Setup of JK:
Design cpu15, start of the top module:
module cpu15(CLK, RESET_N, IO65_IN, IO64_OUT, PROM_ADDR, PROM_DATA, HALT);
export LEC_CHECK = 0
export CAP_MARGIN = 20
export CORE_MARGIN = 2
export CORE_UTILIZATION = 70
export CTS_CLUSTER_SIZE = 25
export PLACE_DENSITY_LB_ADDON = 0.25
export SETUP_SLACK_MARGIN = 2.0
export SLEW_MARGIN = 20
create_clock -name core_clock -period 6.86 [get_ports {CLK}]
run.sh (not shown) runs the stock make flow with config.mk's settings and CLKGATE_MAP_FILE=.
JK closes out successfully: all stages finished, all timing, DRC and antenna checks passed.
What MS does differently from JK at the input level:
- removing PLACE_DENSITY_LB_ADDON (formerly 0.25)
- removing CTS_CLUSTER_SIZE (formerly 25)
- changing CORE_UTILIZATION from 70 to 72
- setting PLACE_DENSITY to 0.65 for the first time
- changing SETUP_SLACK_MARGIN from 2.0 to 0.39
- changing the clock period (ns, I/O delays scaled along) from 6.86 to 2.5
==> comparison <==
MS: it failed during 5_1_grt, and the tool reported GRT-0232. MS vs JK: number of resized instances in the post-cts repair step up in MS. Number of setup buffers added after CTS delta for MS relative to JK: 19 higher. Share of the core filled by cells before placement ended up 2.1 points higher on MS than on JK. Diff JK -> MS | area of the die | down by a few percent. For synthesis-stage register bit count, JK and MS come out practically identical. Taking JK as the reference, in MS total number of placement rows went down by 1.6%, area of the core went down by 2.9%, cell count after placement went up by about 4.4%.
The following lists how AL was set up differently from MS:
- a deleted PLACE_DENSITY that had been 0.65
- a change of CORE_UTILIZATION from 72 to 70
- a deleted SETUP_SLACK_MARGIN that had been 0.39
==> results <==
Among MS and AL, the run that stopped before the end is MS, and it is the only one.
MS: aborted in 5_1_grt (tool error)
Sort MS and AL by number of clock buffers inserted by TritonCTS desc -> top: MS
Placed instance count came out higher on AL than on MS.
Of MS and AL, the higher count of instances resized after the clock tree is built belongs to MS.
AL vs MS on die outline height: AL is the higher one.
Placed wire-length estimate was lower in MS than in AL.
Minimum setup slack after placement is higher on MS
Diff MS -> AL | die size | up by a few percent
Comparing MS against AL, there is no change at all in post-synthesis mux area share.
## Diff of input files: TR against AL
- CORE_UTILIZATION now 40, was 70
- SLEW_MARGIN now 40, was 20
- the clock period (ns, I/O delays scaled along) now 2.35, was 2.5
==> results <==
TR had finished all stages when the layout checks came back failing, citing negative setup slack.
C7.REG_IN[15] as the end of the critical path was reported by AL, and C7.REG_IN[12] by TR.
From AL to TR the numbers moved as follows: post-route total power grew by about 6%, biggest fanout along the worst timing path now larger, final area higher, clock distribution area overhead in the final layout shows a reduction of 0.30 points.
Setup slack: TR less than AL
Diff TR and AL: logic area higher in TR
Via count normalized by instance count: TR vs AL down 1.2
TR vs. AL: non-clock buffer count higher; combinational share of power higher.
Edits applied to the flow inputs when going from TR to PW:
- an added PLACE_DENSITY_LB_ADDON of 0.06
- an added CTS_CLUSTER_DIAMETER of 91
- a change of CORE_UTILIZATION from 40 to 72
- an added ABC_AREA of 1
- a change of the clock period (ns, I/O delays scaled along) from 2.35 to 6.41
[summary]
- PW reached the final stage; the timing, DRC and antenna checks on its layout passed.
- Number of filler cells placed in the layout: PW vs TR down 3165
- Compared with TR, PW ends up with a smaller final cell area.
- On PW: combined area of all synthesized cells is 1500 sq um lower than what TR gave.
- Going from TR to PW, the die area was shrunk.
- Comparing TR and PW, the higher count of clock-net buffers in the final layout was measured on TR.

========
Setup of run 1:
Starting RTL as in the previous note.
Settings: LEC_CHECK=0, CAP_MARGIN=20, CORE_MARGIN=2, CORE_UTILIZATION=40, SLEW_MARGIN=40; clock period 10.0 ns.
What run 2 does differently from run 1 at the input level:
# run 1
export LEC_CHECK = 0
export CAP_MARGIN = 20
export CORE_MARGIN = 2
export CORE_UTILIZATION = 40
export SLEW_MARGIN = 40
create_clock -name core_clock -period 10.0 [get_ports {CLK}]
# run 2
export LEC_CHECK = 0
export CAP_MARGIN = 20
export CORE_MARGIN = 2
export CORE_UTILIZATION = 66
export SLEW_MARGIN = 40
create_clock -name core_clock -period 13.1 [get_ports {CLK}]
--- outcome ---
On minimum hold slack, run 1 and run 2 are neck and neck. As of run 2, total non-filler cell area in the finished layout had fallen by a few percent compared to run 1. Die width went down by more than 10% going from run 1 to run 2. On synthesized cell count, run 1 and run 2 are basically level. Final wirelength delta for run 2 relative to run 1: about 5.5% lower. The cell with the largest stage delay on the worst path comes out sky130_fd_sc_hd__nor3_4 in one run and sky130_fd_sc_hd__clkdlybuf4s50_1 in the other, namely in run 2 and run 1 respectively. As far as final clock skew is concerned, run 2 and run 1 perform about the same.
Modified inputs, run 3 compared to run 2
# run 2
export LEC_CHECK = 0
export CAP_MARGIN = 20
export CORE_MARGIN = 2
export CORE_UTILIZATION = 66
export SLEW_MARGIN = 40
create_clock -name core_clock -period 13.1 [get_ports {CLK}]
# run 3
export LEC_CHECK = 0
export ABC_AREA = 1
export CAP_MARGIN = 20
export CORE_MARGIN = 2
export CORE_UTILIZATION = 72
export CTS_CLUSTER_DIAMETER = 91
export PLACE_DENSITY_LB_ADDON = 0.06
export SLEW_MARGIN = 40
create_clock -name core_clock -period 6.29 [get_ports {CLK}]
## What came out
On register cell area after layout, run 3 tracks run 2 almost exactly.
Taking run 2 as the reference point, the delay of the slowest critical-path stage of run 3 rises by 0.08 ns.
Worst slew slack as a fraction of its limit up 3.9 points in run 3 wrt run 2
From run 2 to run 3 the numbers moved as follows: first-pass iteration count of the detailed router grew by 1, fraction of power consumed by combinational cells has decreased.
For the wire length after detailed routing, run 3 came in about 3.4% lower than run 2 did.
Count of standard-cell rows: run 3 < run 2
Run 3: post-detailed-route wirelength per cell is about 3.4% lower than what run 2 reported.
Looking at wire length of the first global-routing pass across both flows, run 3 is the stronger of the two, with run 2 trailing.
Delta (run 3 minus run 2): switching part of the total power decreased 0.47 points, utilization +6.7 points.
Relative to run 3, the following input files were edited for run 4:
# run 3
export LEC_CHECK = 0
export ABC_AREA = 1
export CAP_MARGIN = 20
export CORE_MARGIN = 2
export CORE_UTILIZATION = 72
export CTS_CLUSTER_DIAMETER = 91
export PLACE_DENSITY_LB_ADDON = 0.06
export SLEW_MARGIN = 40
create_clock -name core_clock -period 6.29 [get_ports {CLK}]
# run 4
export LEC_CHECK = 0
export ABC_AREA = 1
export CAP_MARGIN = 20
export CORE_MARGIN = 2
export CORE_UTILIZATION = 72
export PLACE_DENSITY_LB_ADDON = 0.21
export SLEW_MARGIN = 20
create_clock -name core_clock -period 2.17 [get_ports {CLK}]
## What came out
Run 3 completed; timing, DRC and antenna clean. Run 4 never completed; the flow aborted with a tool error in global routing (5_1_grt). Run 3 has higher worst slack at placement than run 4. Run 3 → run 4: number of buffers added by the clock tree synthesis step has increased, post-detailed-placement half-perimeter wirelength has increased, weighted congestion reported at the end of routability-driven placement has remained practically unchanged. From run 4 to run 3, die size did not move at all. Relative to run 3, the number of placed cells counting well taps of run 4 is higher by 122.
No activity file was given, so power comes from the tool's default toggle rates.
